==> v7 <==
==> flow/design.v (excerpt) <==
module magnitude_wrapper(
	input aclk,
	input aresetn,
	input s_i_data_valid,
	output reg s_o_data_ready,
	input [31:0] s_i_data,
	output reg m_o_data_valid,
	input m_i_data_ready,
	output reg [31:0] m_o_data
    );
make LEC_CHECK=0 ABC_AREA=1 CAP_MARGIN=20 CORE_ASPECT_RATIO=1.32 CORE_MARGIN=9 CORE_UTILIZATION=17 CTS_CLUSTER_DIAMETER=45 CTS_CLUSTER_SIZE=35 GPL_ROUTABILITY_DRIVEN=0 GPL_TIMING_DRIVEN=1 MAX_ROUTING_LAYER=met4 MIN_ROUTING_LAYER=met1 SLEW_MARGIN=20 TNS_END_PERCENT=70 finish   # period 11.2 ns
run.sh (not shown) runs the stock make flow with config.mk's settings and CLKGATE_MAP_FILE=.
==> inputs of v22, as changes to v7 <==
Settings changed: ABC_AREA 1 to default, CORE_ASPECT_RATIO 1.32 to default, CORE_MARGIN 9 to 2, CORE_UTILIZATION 17 to 72, CTS_CLUSTER_DIAMETER 45 to default, CTS_CLUSTER_SIZE 35 to 34, GPL_ROUTABILITY_DRIVEN 0 to default, GPL_TIMING_DRIVEN 1 to default, MAX_ROUTING_LAYER met4 to default, MIN_ROUTING_LAYER met1 to default, TNS_END_PERCENT 70 to default.
==> flow/constraint.sdc (replaced) <==
create_clock -name core_clock -period 6.18 [get_ports {aclk}]
set_input_delay 1.2360 -clock core_clock [delete_from_list [all_inputs] [get_ports {aclk}]]
set_output_delay 1.2360 -clock core_clock [all_outputs]
set_load 0.01 [all_outputs]
==> impl_metrics.xml <==
<?xml version="1.0" encoding="UTF-8"?>
<metrics>
  <group name="run_status">
    <metric name="status" unit="">complete, no violations</metric>
  </group>
  <group name="synth">
    <metric name="fa_ha_area_frac" unit="">0.518</metric>
    <metric name="synth.yosys.num_cells" unit="">2231</metric>
    <metric name="yosys.stat.chipArea" unit="um2">19600</metric>
    <metric name="synthSimpleGateAreaFrac" unit="">0.136</metric>
  </group>
  <group name="job">
    <metric name="openroad.warnings" unit="">36</metric>
  </group>
  <group name="floorplan">
    <metric name="core.rowCount" unit="">142</metric>
  </group>
  <group name="drt">
    <metric name="met1_length" unit="mm">16.1</metric>
    <metric name="vias" unit="">13400</metric>
  </group>
  <group name="layout">
    <metric name="multi_input_comb_cells" unit="">1314</metric>
    <metric name="final.fill_count" unit="">12600</metric>
  </group>
  <group name="critical_path">
    <metric name="cp_num_cells" unit="">22</metric>
  </group>
  <group name="hold_path">
    <metric name="whs_endpoint" unit="">ack_calc</metric>
  </group>
  <group name="sta">
    <metric name="max_clock_freq" unit="GHz">0.141</metric>
    <metric name="setup-tns-final" unit="ps">0</metric>
  </group>
</metrics>
-- figures above: v7

==> impl_metrics.xml <==
<?xml version="1.0" encoding="UTF-8"?>
<metrics>
  <group name="layout">
    <metric name="multi_input_comb_cells" unit="">1129</metric>
    <metric name="final.fill_count" unit="">965</metric>
  </group>
  <group name="run_status">
    <metric name="failed_checks" unit="">setup timing</metric>
    <metric name="status" unit="">complete, but fails checks</metric>
  </group>
  <group name="floorplan">
    <metric name="core.rowCount" unit="">58</metric>
  </group>
  <group name="synth">
    <metric name="synth.yosys.num_cells" unit="">1791</metric>
    <metric name="synthArstFlopShare" unit="">0</metric>
    <metric name="yosys.stat.chipArea" unit="um2">18500</metric>
    <metric name="dominantRegCellSynth" unit="">sky130_fd_sc_hd__edfxtp_1</metric>
  </group>
  <group name="critical_path">
    <metric name="cp_num_cells" unit="">24</metric>
  </group>
  <group name="sta">
    <metric name="post-route-worst-setup-slack" unit="ps">-1810</metric>
    <metric name="finalSetupViolCount" unit="">24</metric>
  </group>
  <group name="drt">
    <metric name="vias" unit="">15200</metric>
  </group>
  <group name="hold_path">
    <metric name="whs_endpoint" unit="">m_o_data[15]</metric>
  </group>
</metrics>
-- figures above: v22


========
==> exp/indigo: inputs <==
==> flow/design.v <==
`timescale 1ns / 1ps
module magnitude_wrapper(
	input aclk,
	input aresetn,
	input s_i_data_valid,
	output reg s_o_data_ready,
	input [31:0] s_i_data,
	output reg m_o_data_valid,
	input m_i_data_ready,
	output reg [31:0] m_o_data
    );
	reg [31:0] o_data_temp;
	reg [15:0] data_real;
	reg [15:0] data_imag;
	reg start_calc;
	reg ack_calc;
	wire [15:0] in_real = s_i_data[15:0];
	wire [15:0] in_imag = s_i_data[31:16];
	always @ (posedge aclk)
		begin
			if (aresetn == 0) begin
				s_o_data_ready <= 1'b0;
				start_calc <= 1'b0;
			end
			if (ack_calc == 1'b1) begin
				start_calc <= 0;
			end
			if ( (s_i_data_valid == 1'b1) && (ack_calc == 0)) begin
				if (in_real[15] == 1'b1)
					data_real <= ~in_real + 16'd1;
				else
					data_real <= in_real;
				if (in_imag[15] == 1'b1)
					data_imag <= ~in_imag + 16'd1;
				else
					data_imag <= in_imag;
				s_o_data_ready <= 1;
				start_calc <= 1'b1;
			end
		end
	always @ (posedge aclk)
		begin
			if (aresetn == 0) begin
				ack_calc <= 0;
			end
			if (start_calc == 1'b1) begin
				ack_calc <= 1;
				o_data_temp <= data_real*data_real + data_imag*data_imag;
			end
			else begin
				ack_calc <= 0;
			end
		end
	always @ (posedge aclk)
		begin
			if (aresetn == 0) begin
				m_o_data_valid <= 1'b0;
			end
			if (m_i_data_ready == 1'b1) begin
				if (ack_calc == 0) begin
					m_o_data_valid <= 1'b0;
				end
				else begin
					m_o_data_valid <= 1'b1;
					m_o_data <= o_data_temp;
				end
			end
		end
endmodule
==> flow/run.sh <==
#!/bin/bash
# the make line also repeats each setting of config.mk as NAME=value (left out here)
make -C /OpenROAD-flow-scripts/flow DESIGN_CONFIG=/design/flow/config.mk WORK_HOME=/design/flow/orfs CLKGATE_MAP_FILE= finish
==> flow/config.mk <==
export PLATFORM = sky130hd
export DESIGN_NAME = magnitude_wrapper
export DESIGN_NICKNAME = magnitude_wrapper
export VERILOG_FILES = /design/flow/design.v
export SDC_FILE = /design/flow/constraint.sdc
export NUM_CORES = 4
export LEC_CHECK = 0
export CAP_MARGIN = 30
export CORE_ASPECT_RATIO = 0.5
export CORE_MARGIN = 2
export CORE_UTILIZATION = 22
export CTS_CLUSTER_DIAMETER = 186
export CTS_CLUSTER_SIZE = 100
export SETUP_SLACK_MARGIN = -0.36
export SLEW_MARGIN = 20
export TNS_END_PERCENT = 50
==> flow/constraint.sdc <==
create_clock -name core_clock -period 11.4 [get_ports {aclk}]
set_input_delay 2.2800 -clock core_clock [delete_from_list [all_inputs] [get_ports {aclk}]]
set_output_delay 2.2800 -clock core_clock [all_outputs]
set_load 0.01 [all_outputs]
==> exp/xenon (differences from exp/indigo) <==
==> flow/config.mk (replaced) <==
export PLATFORM = sky130hd
export DESIGN_NAME = magnitude_wrapper
export DESIGN_NICKNAME = magnitude_wrapper
export VERILOG_FILES = /design/flow/design.v
export SDC_FILE = /design/flow/constraint.sdc
export NUM_CORES = 4
export LEC_CHECK = 0
export CAP_MARGIN = 20
export CORE_MARGIN = 2
export CORE_UTILIZATION = 35
export CTS_CLUSTER_DIAMETER = 32
export SLEW_MARGIN = 20
==> flow/constraint.sdc (replaced) <==
create_clock -name core_clock -period 10.0 [get_ports {aclk}]
set_input_delay 2.0000 -clock core_clock [delete_from_list [all_inputs] [get_ports {aclk}]]
set_output_delay 2.0000 -clock core_clock [all_outputs]
set_load 0.01 [all_outputs]
==> exp/lagoon (differences from exp/indigo) <==
==> flow/config.mk (replaced) <==
export PLATFORM = sky130hd
export DESIGN_NAME = magnitude_wrapper
export DESIGN_NICKNAME = magnitude_wrapper
export VERILOG_FILES = /design/flow/design.v
export SDC_FILE = /design/flow/constraint.sdc
export NUM_CORES = 4
export LEC_CHECK = 0
export CAP_MARGIN = 20
export CORE_MARGIN = 2
export CORE_UTILIZATION = 58
export SLEW_MARGIN = 20
==> flow/constraint.sdc (replaced) <==
create_clock -name core_clock -period 4.54 [get_ports {aclk}]
set_input_delay 0.9080 -clock core_clock [delete_from_list [all_inputs] [get_ports {aclk}]]
set_output_delay 0.9080 -clock core_clock [all_outputs]
set_load 0.01 [all_outputs]
==> results.cfg <==
; implementation run metrics
[run_status]
status = no timing/DRC/antenna violations

[route]
met1_length_mm = 15.5
wl_per_cell_microns = 12.9

[critical_path]
cp_slowest_cell = edfxtp_1

[placed_design]
placed_cells = 2932

[layout]
logic_area_sq_mm = 0.0134
final_cell_area_sq_mm = 0.0208
# the run above: exp/indigo

==> results.cfg <==
; implementation run metrics
[critical_path]
cp_slowest_cell = fa_1

[layout]
logic_area_sq_mm = 0.0143
final_cell_area_sq_mm = 0.0234

[placed_design]
placed_cells = 2485

[synth]
syn-num-nets = 2406

[run_status]
so.violations = setup timing
status = failed layout checks

[sta]
setup_ws_ns = -2.52
finalSetupViolCount = 27
final.setup_skew_ns = 0.0180

[route]
wl_per_cell_microns = 16.1
# the run above: exp/lagoon

==> results.cfg <==
; implementation run metrics
[synth]
edf_count = 97
synthMuxAreaShare = 0.00175
yosys-top-cells-count = inv_1, fa_1, ha_1

[route]
met1_length_mm = 14.8
wl_per_cell_microns = 15.4

[placed_design]
dp_hpwl_mm = 33.6
placed_cells = 2503

[layout]
logic_area_sq_mm = 0.0134
final_cell_area_sq_mm = 0.0203
area_delta_synth_final_pct = 9.25
final_nets = 2442

[critical_path]
cp_slowest_cell = edfxtp_1
crit_family = adder cells
path_cells = inv_1 -> nor2_1 -> fa_1 -> inv_1 -> fa_1 -> fa_1 -> fa_1 -> inv_1 -> fa_1 -> fa_1 -> fa_1 -> inv_1 -> fa_1 -> inv_1 -> ha_1 -> a211oi_1 -> o21ai_0 -> a221oi_1 -> a2bb2oi_1 -> a31oi_1 -> o21ai_0 -> a211oi_1

[run_status]
status = no timing/DRC/antenna violations
# the run above: exp/xenon

